== run A ==
==> flow/design.v (excerpt) <==
module SUBWAY(
    clk,
    rst_n,
    in_valid,
    init,
    in0,
    in1,
    in2,
    in3,
    out_valid,
    out
);
Size in the first run: roughly 500 cells after synthesis, roughly 190 flip-flops, roughly 16 I/O pins, about 7000 µm² of cells after synthesis.
export LEC_CHECK = 0
export ABC_AREA = 0
export CAP_MARGIN = 35
export CORE_ASPECT_RATIO = 0.91
export CORE_MARGIN = 2
export CORE_UTILIZATION = 70
export CTS_CLUSTER_DIAMETER = 78
export CTS_CLUSTER_SIZE = 32
export HOLD_SLACK_MARGIN = -0.01
export MAX_ROUTING_LAYER = met5
export PLACE_DENSITY_LB_ADDON = 0.1
export SETUP_SLACK_MARGIN = -0.03
export SLEW_MARGIN = 20
export TNS_END_PERCENT = 50
create_clock -name core_clock -period 1.29 [get_ports {clk}]
run.sh (not shown) runs the stock make flow with config.mk's settings and CLKGATE_MAP_FILE=.
The flow completed for run A, but it is not clean: the layout still shows negative setup slack.
For run B, these inputs were changed with respect to run A:
- clearing MAX_ROUTING_LAYER, which used to be met5
- swapping 78 for 92 in CTS_CLUSTER_DIAMETER
- clearing SETUP_SLACK_MARGIN, which used to be -0.03
- clearing ABC_AREA, which used to be 0
- clearing CORE_ASPECT_RATIO, which used to be 0.91
- clearing HOLD_SLACK_MARGIN, which used to be -0.01
- swapping 70 for 72 in CORE_UTILIZATION
- clearing PLACE_DENSITY_LB_ADDON, which used to be 0.1
- swapping 32 for 30 in CTS_CLUSTER_SIZE
- clearing TNS_END_PERCENT, which used to be 50
Findings:
The log for run B ends in global routing with error ODB-0269, so the run never completed. Synthesized netlist cell count: run A vs run B identical. Diff run B..run A | buffer depth of the longest clock path | negligible. From run A to run B the numbers moved as follows: height of the die now larger, worst slack at placement now larger. [compare] base=run A new=run B: number of cells after detailed placement picked up an extra 2.6%; post-cts sizing count shows an increase of 4; unique cell type count in the Yosys netlist comparable; placer congestion estimate decreased about 0.3%.
--- input diff run B..run C ---
- changing CAP_MARGIN from 35 to 20
- removing CTS_CLUSTER_DIAMETER (formerly 92)
- changing CTS_CLUSTER_SIZE from 30 to 14
- changing the clock period (ns, I/O delays scaled along) from 1.29 to 1.98
--- outcome ---
Flow for run B halted at global routing, error code ODB-0269.
| run C | all stages done | FAIL | negative setup slack |
[compare] base=run B new=run C: post-placement worst setup slack went up by 720 ps; number of cells upsized or downsized after cts went down by 52; count of hold-fix buffers inserted at cts was more or less identical; share of flip-flops with an asynchronous set or reset was more or less identical; cell count after synthesis was more or less identical.
Compared with run B, in run C routability congestion estimate has decreased, detailed placer's ending HPWL dropped about 20%, number of buffers created by CTS barely changed, CTS sink count now sits at about the same level.
Setup changes, run C to run D
- a deleted CTS_CLUSTER_SIZE that had been 14
- an added ABC_AREA of 1
- an added CTS_CLUSTER_DIAMETER of 160
- a change of the clock period (ns, I/O delays scaled along) from 1.98 to 1.37
Timing startpoint of the critical path = cur_pos[1]$_DFF_PN0_: run C; timing startpoint of the critical path = cur_pos[0]$_DFF_PN0_: run D. Of run D and run C, run D shows the higher post-layout net count, with run C below it. Max count of placed standard cells in the final layout, fillers left out across run D and run C: run D. Re setup slack of the worst register-to-register path: run C was higher than run D. Number of cell instances after yosys synthesis (higher): run D. On number of instances in the synthesized netlist: run D sits above run C. [diff] worst setup slack, run D relative to run C: regression. Comparing run D and run C, the lower iteration tally of the first detailed-router pass is on run C. [run D] flow finished | final checks: failed | reasons: negative setup slack. Summary — critical-path maximum fanout, run D relative to run C: higher, by 1. Peak supply drop, run D and run C: larger value in run D. Compared with run C, run D shows a count of non-CTS buffers in the layout that is 32 higher. Diff run D and run C: core footprint lower in run C.

SUBWAY again, from the RTL that the note above started with.
==> flow/config.mk <==
export PLATFORM = sky130hd
export DESIGN_NAME = SUBWAY
export DESIGN_NICKNAME = SUBWAY
export VERILOG_FILES = /design/flow/design.v
export SDC_FILE = /design/flow/constraint.sdc
export NUM_CORES = 4
export LEC_CHECK = 0
export ABC_AREA = 1
export CAP_MARGIN = 20
export CORE_MARGIN = 2
export CORE_UTILIZATION = 71
export SETUP_SLACK_MARGIN = 0.53
export SLEW_MARGIN = 20
==> flow/constraint.sdc <==
create_clock -name core_clock -period 2.26 [get_ports {clk}]
set_input_delay 0.4520 -clock core_clock [delete_from_list [all_inputs] [get_ports {clk}]]
set_output_delay 0.4520 -clock core_clock [all_outputs]
set_load 0.01 [all_outputs]
The starting point completed with no timing, DRC or antenna violations.
Next try:
- CTS_CLUSTER_DIAMETER: default -> 360
- SETUP_SLACK_MARGIN: 0.53 -> 0.4
- clock period: 2.26 -> 1.73 ns (I/O delays scaled with it)
After rerunning:
- This time the run ended with an error in clock tree synthesis (DPL-0033)
- die area stays the same
- synthesized cell count is unchanged
- area after synthesis does not change
Next try:
- CORE_UTILIZATION: 71 -> 62
- CTS_CLUSTER_DIAMETER: 360 -> default
- SETUP_SLACK_MARGIN: 0.4 -> default
- clock period: 1.73 -> 1.76 ns (I/O delays scaled with it)
Outcome:
- The changed run ran to the end with violations: negative setup slack
- die size rose by 14%
- synthesized cell count stays the same
- synthesized area stays the same
Next try:
- CORE_UTILIZATION: 62 -> 72
- CTS_CLUSTER_SIZE: default -> 99
- clock period: 1.76 -> 1.55 ns (I/O delays scaled with it)
- The changed run completed and failed the layout checks on negative setup slack
- clock-buffer cell count rises by 1
- die area decreases by 13%
- via count goes up by 8.8%
- global-route usage is higher by 9.9 points
- routed wire length climbs by 31%
- final area is higher by 2.7%
- worst setup slack got worse by 450 ps
- utilization went up by 15 points
- clock skew stays flat
- synthesized area does not change
Next try:
- CORE_UTILIZATION: 72 -> 71
- CTS_CLUSTER_SIZE: 99 -> default
- clock period: 1.55 -> 1.73 ns (I/O delays scaled with it)
=> The new run finished but failed the layout checks on negative setup slack; maximum frequency came out higher by 7.0%; worst setup slack improved by 320 ps; total power came out lower by 15%; final cell count came out lower by 1.4%; clock power came out lower by 20%; global-route usage came out lower by 3.6 points; worst hold slack improved by 63 ps; wire length came out lower by 11%; sequential cell count is unchanged; combinational power came out lower by 17%.
Next try:
- ABC_AREA: 1 -> default
- CORE_UTILIZATION: 71 -> 40
- clock period: 1.73 -> 2.5 ns (I/O delays scaled with it)
=>
- This time the run finished with timing, DRC and antenna clean
- register-to-register slack improves by 520 ps
- worst hold slack improves by 200 ps
- clock power goes down by about a fifth
- utilization goes down by 38 points
- synthesized area goes down by a few percent

Starting RTL as in the previous note.
// SUBWAY
module SUBWAY(
    clk,
    rst_n,
    in_valid,
    init,
    in0,
    in1,
    in2,
    in3,
    out_valid,
    out
);
clock: 1.34 ns
lec_check: 0
abc_area: 1
cap_margin: 20
core_margin: 2
core_utilization: 71
cts_cluster_diameter: 237
cts_cluster_size: 73
max_routing_layer: met4
place_density_lb_addon: 0.05
setup_slack_margin: 0.4
slew_margin: 20
tns_end_percent: 5
The first run completed and failed the layout checks on negative hold slack, negative setup slack.
Edit:
Settings changed: CORE_UTILIZATION 71 to 62, CTS_CLUSTER_DIAMETER 237 to not set, CTS_CLUSTER_SIZE 73 to not set, MAX_ROUTING_LAYER met4 to not set, PLACE_DENSITY_LB_ADDON 0.05 to not set, SETUP_SLACK_MARGIN 0.4 to not set, TNS_END_PERCENT 5 to not set.
Clock period 1.34 ns to 1.36 ns, I/O delays scaled along.
Result: The new run finished but failed the layout checks on negative setup slack; power decreases by 11%; sequential share of layout area went up by 2.3 points; die area increases by 14%; worst setup slack gains 0.34 ns; hold slack improves by 0.44 ns.
Edit:
Settings changed: ABC_AREA 1 to not set, CORE_UTILIZATION 62 to 40.
Clock period 1.36 ns to 2.32 ns, I/O delays scaled along.
After rerunning: This time the run completed without violations; non-clock buffer count falls by 38; clock skew hardly moves; design area came out lower by a few percent; power drops by well over a third; synthesized area drops by a few percent; worst setup slack improves by 0.74 ns.
Edit:
Settings changed: CORE_MARGIN 2 to 4.
Clock period 2.32 ns to 2.6 ns, I/O delays scaled along.
=>
- via count falls slightly
- power falls by about a fifth
- non-clock buffer count falls by 5
- combinational power falls by a quarter to a third
- routed wire length falls by a few percent
- final area falls by a few percent
Edit:
Settings changed: ABC_AREA set to 1, CORE_MARGIN 4 to 5, GPL_ROUTABILITY_DRIVEN set to 0, TNS_END_PERCENT set to 75.
Outcome: Critical path depth climbs by 4; power came out higher by about 2.2%; cell area grows by about 3%.

Setup of build 3:
Starting RTL as in the previous note.
clock: 1.55 ns
lec_check: 0
abc_area: 1
cap_margin: 20
core_margin: 2
core_utilization: 72
cts_cluster_diameter: 374
cts_cluster_size: 99
setup_slack_margin: -0.06
slew_margin: 20
tns_end_percent: 70
[flow] build 3 | stages: complete | final checks: fail | reason: negative setup slack
Changes in build 34 relative to build 3:
Settings: CTS_CLUSTER_DIAMETER: 374 -> 218; CTS_CLUSTER_SIZE: 99 -> 98; TNS_END_PERCENT: 70 -> unset; SETUP_SLACK_MARGIN: -0.06 -> unset; the clock period (ns, I/O delays scaled along): 1.55 -> 1.29.
### Flow results
Synthesized netlist net count: build 34 vs build 3 identical. Diff build 3 -> build 34: number of synthesized register bits closely matched the old numbers; die size did not really move; cell count after placement saw an increase; final weighted congestion of routability-driven global placement down 9.2%; area of placed instances rose 0.74%. Comparing build 3 against build 34, there is no change at all in area reported by Yosys stat. Floorplan core area came out exactly the same in build 3 and build 34. What ended build 34 was a tool error in clock tree synthesis; the run never finished.
## Diff of input files: build 18 against build 34
Settings: CTS_CLUSTER_DIAMETER changed from 218 to 51; TNS_END_PERCENT newly set to 50; MAX_ROUTING_LAYER newly set to met5; CTS_CLUSTER_SIZE changed from 98 to 40; CAP_MARGIN changed from 20 to 35; CORE_ASPECT_RATIO newly set to 0.91; PLACE_DENSITY_LB_ADDON newly set to 0.1; CORE_UTILIZATION changed from 72 to 71; HOLD_SLACK_MARGIN newly set to 0.29; SETUP_SLACK_MARGIN newly set to -0.03.
--- outcome ---
- The placed cell area of build 34 and that of build 18 are within noise of each other.
- Build 34 -> build 18: routability congestion estimate from global placement increased by more than 10%
- Die area (build 18 over build 34): increase, 150 um2
- Post-synthesis share of cell area spent on and, or, nand and nor gates: build 18 vs build 34 identical
- On build 18: starting density of the core is 1.9 points lower than what build 34 gave.
- The higher half-perimeter wire length of the detailed placement result came out of build 18.
- To summarise build 18: no stage aborted, but the layout did not pass its checks, failing on negative setup slack.
- As far as synthesized instance count goes, build 18 and build 34 are indistinguishable; the numbers are identical.
> inputs changed (build 18 -> build 58)
Settings: changing ABC_AREA from 1 to 0; changing SETUP_SLACK_MARGIN from -0.03 to 0.38.
Findings:
Status: build 58 FAILED at global routing (tool error). In the reports for build 58 and build 18, the larger weighted congestion at the end of routability-driven global placement belongs to build 18. The area enclosed by the die boundary in build 58 sits 300 um2 below the value recorded for build 18. The number of distinct standard cells referenced by the synthesized netlist in build 58 is 1.6 times that in build 18. Build 58 ended with more number of buffers inserted by post-CTS setup repair than build 18. Placed instance count, build 58 vs build 18: down by more than a quarter. Delta (build 58 minus build 18): post-synthesis sequential area ratio rose 2.0 points, x dimension of the die saw a decrease, placed cell area about even, mean instance size in the synthesized netlist +4.4 um2, hold-fix buffer count after cts -2.
No activity file was given, so power comes from the tool's default toggle rates.
